== exp/delta ==
Design wallace_mul, start of the top module:
module wallace_mul(input [15:0] a, input [15:0] b, output [32:0] out, input clk);
Size: about 720 flip-flops, ~0.024 mm2 of cells after synthesis.
export LEC_CHECK = 0
export ABC_AREA = 0
export CAP_MARGIN = 0
export CORE_MARGIN = 3
export CORE_UTILIZATION = 17
export GPL_ROUTABILITY_DRIVEN = 0
export HOLD_SLACK_MARGIN = -0.01
export MAX_ROUTING_LAYER = met4
export PLACE_DENSITY = 0.47
export SLEW_MARGIN = 40
create_clock -name core_clock -period 4.4 [get_ports {clk}]
run.sh (not shown) runs the stock make flow with config.mk's settings and CLKGATE_MAP_FILE=.
Input changes introduced in exp/yarrow (baseline for comparison: exp/delta):
Settings: a deleted MAX_ROUTING_LAYER that had been met4; a change of CORE_MARGIN from 3 to 2; a change of CAP_MARGIN from 0 to 20; a change of CORE_UTILIZATION from 17 to 40; a change of SLEW_MARGIN from 40 to 20; a deleted ABC_AREA that had been 0; a change of PLACE_DENSITY from 0.47 to 0.6; a deleted HOLD_SLACK_MARGIN that had been -0.01; a deleted GPL_ROUTABILITY_DRIVEN that had been 0; a change of the clock period (ns, I/O delays scaled along) from 4.4 to 4.25.
### Flow results
Summary: with exp/delta as the reference, number of CTS-inserted buffers in exp/yarrow moved up by a few percent.
NOTE placed cell area exp/delta->exp/yarrow decreased by a few percent
exp/yarrow vs exp/delta: biggest fanout along the worst timing path down
When exp/yarrow is measured against exp/delta, its synthesis-to-finish area growth turns out 5.1 points lower.
The higher clock-buffer cell count came out of exp/delta.
The following lists how exp/nickel was set up differently from exp/yarrow:
Settings: a change of CAP_MARGIN from 20 to 35; a change of PLACE_DENSITY from 0.6 to 0.47; an added ABC_AREA of 0; a change of CORE_UTILIZATION from 40 to 17; a change of the clock period (ns, I/O delays scaled along) from 4.25 to 4.4.
Results
Diff exp/yarrow..exp/nickel | count of max-cap constraint violations | unchanged
Die size: exp/nickel exceeds exp/yarrow
exp/yarrow -> exp/nickel: area occupied by multi-input gates flat
Changes observed in exp/nickel relative to exp/yarrow: routed wire length rose 11%; clock network area share -0.85 points.
exp/nickel — worst-case setup margin in the final layout 0.024 ns lower, exp/yarrow as reference
Modified inputs, exp/tundra compared to exp/nickel
Settings: setting MAX_ROUTING_LAYER to met4 for the first time; setting GPL_ROUTABILITY_DRIVEN to 0 for the first time; changing SLEW_MARGIN from 20 to 40.
--- outcome ---
- Delta(critical path depth, exp/tundra - exp/nickel) < 0
- Worst hold slack after final layout is lower on exp/tundra
- For core utilization, exp/nickel and exp/tundra come out practically identical.
- The fill cell instance count of the final layout of exp/tundra and that of exp/nickel are within noise of each other.
- | data required time of the critical path | exp/tundra vs exp/nickel | ≈ equal |
- Delta (exp/tundra minus exp/nickel): area of all placed cells without fillers was more or less identical, share of the final layout cell area in sequential cells saw little to no change, reported clock group power higher.
- Worst setup slack after placement across exp/tundra and exp/nickel: no real change.
- Slack of the critical path across exp/tundra and exp/nickel: no real change.

---

Setup of v20:
The RTL this note starts from:
==> flow/design.v <==
module cla32(input [31:0]a, input [31:0]b,output [32:0]out);
wire [1:0]w[0:32], L1[0:31], L2[0:31], L3[0:31], L4[0:31],L5[0:31];
wire L6[31:0];
genvar q;
generate    for(q=0; q<=31; q=q+1) begin
                  current_status s(.a(a[q]),.b(b[q]),.t(w[q+1]));
            end
endgenerate
assign w[0] = 0;
generate    for(q=0;q<=30;q=q+1) begin
                  look_ahead l(.s(w[31-q]),.f(w[30-q]),.o(L1[q]));
            end
endgenerate
assign L1[31] = w[0];
generate    for(q=0;q<=29;q=q+1) begin
                  look_ahead l(.s(L1[q]),.f(L1[q+2]),.o(L2[q]));
            end
endgenerate
assign L2[30] = L1[30];
assign L2[31] = L1[31];
generate    for(q=0;q<=27;q=q+1) begin
                  look_ahead l(.s(L2[q]),.f(L2[q+4]),.o(L3[q]));
            end
endgenerate
assign {L3[28], L3[29], L3[30], L3[31]} = {L2[28], L2[29], L2[30], L2[31]};
generate    for(q=0;q<=23;q=q+1) begin
                  look_ahead l(.s(L3[q]),.f(L3[q+8]),.o(L4[q]));
            end
endgenerate
generate    for(q=24;q<=31;q=q+1) begin
                  assign L4[q] = L3[q];
            end
endgenerate
generate    for(q=0;q<=15;q=q+1) begin
                  look_ahead l(.s(L4[q]),.f(L4[q+16]),.o(L5[q]));
            end
endgenerate
generate    for(q=16;q<=31;q=q+1) begin
                  assign L5[q] = L4[q];
            end
endgenerate
generate    for(q=0;q<=31;q=q+1) begin
                  assign L6[q] = a[q] ^ b[q] ^ L5[31-q][0];
            end
endgenerate
generate    for(q=0;q<=31;q=q+1) begin
                  assign out[q] = L6[q];
            end
            assign out[32] = w[0];
endgenerate
endmodule
module current_status(input a,input b,output [1:0]t);
      assign {t[0],t[1]} = {a || b , a && b};
endmodule
module look_ahead(input [1:0]s, input [1:0]f,output [1:0]o);
      assign o[1] = (s[1] & s[0] & !f[1]) | (s[0] & f[1] & f[0]);
      assign o[0] = (s[1] & s[0] & !f[1] & !f[0]) | (f[0] & s[0]);
endmodule
module wallace_mul(input [15:0] a, input [15:0] b, output [32:0] out, input clk);
wire [30:0] m[0:15];
reg [30:0] m15_1,m15_2,m15_3;
reg [30:0] u[14:0];
reg [31:0] v[14:0];
reg [31:0] v10_1,v12_2,v12_1;
reg [31:0] temp;
reg [31:0] temp_v;
genvar q,k,i,j;
assign m[0] = b[0] == 0 ? 31'b0 : {15'b0,a};
assign m[1] = b[1] == 0 ? 31'b0 : {14'b0,a,1'b0};
assign m[2] = b[2] == 0 ? 31'b0 : {13'b0,a,2'b0};
assign m[3] = b[3] == 0 ? 31'b0 : {12'b0,a,3'b0};
assign m[4] = b[4] == 0 ? 31'b0 : {11'b0,a,4'b0};
assign m[5] = b[5] == 0 ? 31'b0 : {10'b0,a,5'b0};
assign m[6] = b[6] == 0 ? 31'b0 : {9'b0,a,6'b0};
assign m[7] = b[7] == 0 ? 31'b0 : {8'b0,a,7'b0};
assign m[8] = b[8] == 0 ? 31'b0 : {7'b0,a,8'b0};
assign m[9] = b[9] == 0 ? 31'b0 : {6'b0,a,9'b0};
assign m[10] = b[10] == 0 ? 31'b0 : {5'b0,a,10'b0};
assign m[11] = b[11] == 0 ? 31'b0 : {4'b0,a,11'b0};
assign m[12] = b[12] == 0 ? 31'b0 : {3'b0,a,12'b0};
assign m[13] = b[13] == 0 ? 31'b0 : {2'b0,a,13'b0};
assign m[14] = b[14] == 0 ? 31'b0 : {1'b0,a,14'b0};
assign m[15] = b[15] == 0 ? 31'b0 : {a,15'b0};
generate    for(q=0; q<=14; q=q+1) begin
                  always @ ( posedge clk )
                        v[q][0] <= 0;
            end
endgenerate
generate    for(k=0; k<=12; k=k+3) begin
                  for(q=0; q<=30; q=q+1) begin
                  always @ ( posedge clk ) begin
                        u[k][q] <= m[k][q] ^ m[k+1][q] ^ m[k+2][q];
                        v[k][q+1] <= m[k][q] && m[k+1][q] || m[k+2][q] && ( m[k][q] || m[k+1][q] );
                  end
                  end
            end
            always @ ( posedge clk )
                  m15_1 <= m[15];
            for(q=0; q<=30; q=q+1) begin
            always @ ( posedge clk ) begin
                        u[1][q] <= u[0][q] ^ v[0][q] ^ u[3][q];
                        v[1][q+1] <= u[0][q] && v[0][q] || u[3][q] && ( u[0][q] || v[0][q] );
            end
            end
            for(q=0; q<=30; q=q+1) begin
            always @ ( posedge clk ) begin
                        u[2][q] <= u[6][q] ^ v[6][q] ^ v[3][q];
                        v[2][q+1] <= u[6][q] && v[6][q] || v[3][q] && ( u[6][q] || v[6][q] );
            end
            end
            for(q=0; q<=30; q=q+1) begin
            always @ ( posedge clk ) begin
                  u[4][q] <= u[9][q] ^ v[9][q] ^ u[12][q];
                  v[4][q+1] <= u[9][q] && v[9][q] || u[12][q] && ( u[9][q] || v[9][q] );
            end
            end
            always @ ( posedge clk ) begin
                  m15_2 <= m15_1;
                  v12_1 <= v[12];
            end
            for(q=0; q<=30; q=q+1) begin
            always @ ( posedge clk ) begin
                  u[5][q] <= u[1][q] ^ v[1][q] ^ u[2][q];
                  v[5][q+1] <= u[1][q] && v[1][q] || u[2][q] && ( u[1][q] || v[1][q] );
            end
            end
            for(q=0; q<=30; q=q+1) begin
            always @ ( posedge clk ) begin
                  u[7][q] <= u[4][q] ^ v[4][q] ^ v[2][q];
                  v[7][q+1] <= u[4][q] && v[4][q] || v[2][q] && ( u[4][q] || v[4][q] );
            end
            end
            always @ ( posedge clk ) begin
                  m15_3 <= m15_2;
                  v12_2 <= v12_1;
            end
            for(q=0; q<=30; q=q+1) begin
            always @ ( posedge clk ) begin
                  u[8][q] <= u[5][q] ^ v[5][q] ^ u[7][q];
                  v[8][q+1] <= u[5][q] && v[5][q] || u[7][q] && ( u[5][q] || v[5][q] );
            end
            end
            for(q=0; q<=30; q=q+1) begin
            always @ ( posedge clk ) begin
                  u[10][q] <= m15_3[q] ^ v12_2[q] ^ v[7][q];
                  v[10][q+1] <= m15_3[q] && v12_2[q] || v[7][q] && ( m15_3[q] || v12_2[q] );
            end
            end
            for(q=0; q<=30; q=q+1) begin
            always @ ( posedge clk ) begin
                  u[11][q] <= u[8][q] ^ v[8][q] ^ u[10][q];
                  v[11][q+1] <= u[8][q] && v[8][q] || u[10][q] && ( u[8][q] || v[8][q] );
            end
            end
            always @ ( posedge clk )
                  v10_1 <= v[10];
            for(q=0; q<=30; q=q+1) begin
            always @ ( posedge clk ) begin
                  u[13][q] <= u[11][q] ^ v[11][q] ^ v10_1[q];
                  v[13][q+1] <= u[11][q] && v[11][q] || v10_1[q] && ( u[11][q] || v[11][q] );
            end
            end
endgenerate
always @ ( posedge clk ) begin
      temp <= {1'b0,u[13]};
      temp_v <= v[13];
end
cla32 object(.a(temp),.b(temp_v),.out(out));
endmodule
Settings: LEC_CHECK=0, ABC_AREA=1, CAP_MARGIN=20, CORE_MARGIN=2, CORE_UTILIZATION=70, CTS_CLUSTER_DIAMETER=54, GPL_TIMING_DRIVEN=1, MAX_ROUTING_LAYER=met5, PLACE_DENSITY_LB_ADDON=0.02, SETUP_SLACK_MARGIN=0.56, SLEW_MARGIN=20; clock period 3.11 ns.
Every stage of v20 finished as expected; the final checks, on the other hand, flagged setup timing, which means the layout fails.
The following lists how v46 was set up differently from v20:
# v20
export LEC_CHECK = 0
export ABC_AREA = 1
export CAP_MARGIN = 20
export CORE_MARGIN = 2
export CORE_UTILIZATION = 70
export CTS_CLUSTER_DIAMETER = 54
export GPL_TIMING_DRIVEN = 1
export MAX_ROUTING_LAYER = met5
export PLACE_DENSITY_LB_ADDON = 0.02
export SETUP_SLACK_MARGIN = 0.56
export SLEW_MARGIN = 20
create_clock -name core_clock -period 3.11 [get_ports {clk}]
# v46
export LEC_CHECK = 0
export ABC_AREA = 1
export CAP_MARGIN = 0
export CORE_MARGIN = 2
export CORE_UTILIZATION = 72
export CTS_CLUSTER_DIAMETER = 307
export CTS_CLUSTER_SIZE = 15
export GPL_ROUTABILITY_DRIVEN = 0
export GPL_TIMING_DRIVEN = 1
export MAX_ROUTING_LAYER = met5
export PLACE_DENSITY_LB_ADDON = 0.02
export SETUP_SLACK_MARGIN = 0.56
export SLEW_MARGIN = 20
create_clock -name core_clock -period 2.51 [get_ports {clk}]
Notes after the runs:
v46 ran in full, but the layout does not pass; the checks complain about setup timing.
Floorplan check, v46 vs v20: die outline smaller in v46
Setup clock skew after layout across v20 and v46: no real change.
In the tables for v20 and v46, vertical die size reads higher with v20.
v46 vs v20 — number of setup buffers added after CTS dropped by more than a quarter
v46 vs v20: count of plain and timing-repair buffers up
### v46 -> v41
# v46
export LEC_CHECK = 0
export ABC_AREA = 1
export CAP_MARGIN = 0
export CORE_MARGIN = 2
export CORE_UTILIZATION = 72
export CTS_CLUSTER_DIAMETER = 307
export CTS_CLUSTER_SIZE = 15
export GPL_ROUTABILITY_DRIVEN = 0
export GPL_TIMING_DRIVEN = 1
export MAX_ROUTING_LAYER = met5
export PLACE_DENSITY_LB_ADDON = 0.02
export SETUP_SLACK_MARGIN = 0.56
export SLEW_MARGIN = 20
create_clock -name core_clock -period 2.51 [get_ports {clk}]
# v41
export LEC_CHECK = 0
export CAP_MARGIN = 20
export CORE_MARGIN = 2
export CORE_UTILIZATION = 72
export CTS_CLUSTER_DIAMETER = 397
export PLACE_DENSITY = 0.6
export SLEW_MARGIN = 20
create_clock -name core_clock -period 3.95 [get_ports {clk}]
==> results <==
v41 ends up with higher data required time of the worst path than v46 does. Against v46, v41 reports a synthesized area per cell that is higher. v46 → v41: share of the cycle needed by the critical path after routing went down by 31 points, slack of the critical path went up by 780 ps, total power went down by about 40%. v41 against v46; combined area of the multi-input logic cells is down by a little under 10%. v41 ran in full, but the layout does not pass; the checks complain about setup timing. Via total after detailed routing (v41 over v46): decrease, about 20%.
Input-level comparison between v36 and v41:
# v41
export LEC_CHECK = 0
export CAP_MARGIN = 20
export CORE_MARGIN = 2
export CORE_UTILIZATION = 72
export CTS_CLUSTER_DIAMETER = 397
export PLACE_DENSITY = 0.6
export SLEW_MARGIN = 20
create_clock -name core_clock -period 3.95 [get_ports {clk}]
# v36
export LEC_CHECK = 0
export CAP_MARGIN = 20
export CORE_MARGIN = 2
export CORE_UTILIZATION = 33
export PLACE_DENSITY = 0.6
export SLEW_MARGIN = 20
create_clock -name core_clock -period 4.25 [get_ports {clk}]
## What came out
v36: done, clean on timing, DRC and antenna
Relative to v41, final wirelength has gone down in v36.
Sequential share of power sits higher in v36 than in v41.
Status: count of nets after finishing parity (v36, v41)
Of v36 and v41, it is v36 that has the lower share of cell area taken by multi-input logic gates.
Of v36 and v41, the run reporting the higher via count of the first global-routing pass was v41.
The run showing the smaller clock distribution area overhead in the final layout is v36.
Initial standard-cell utilization of the core was higher in the run labelled v41.
Est. power | v36 vs v41 | v36 lower
Power and IR drop assume default switching activity.
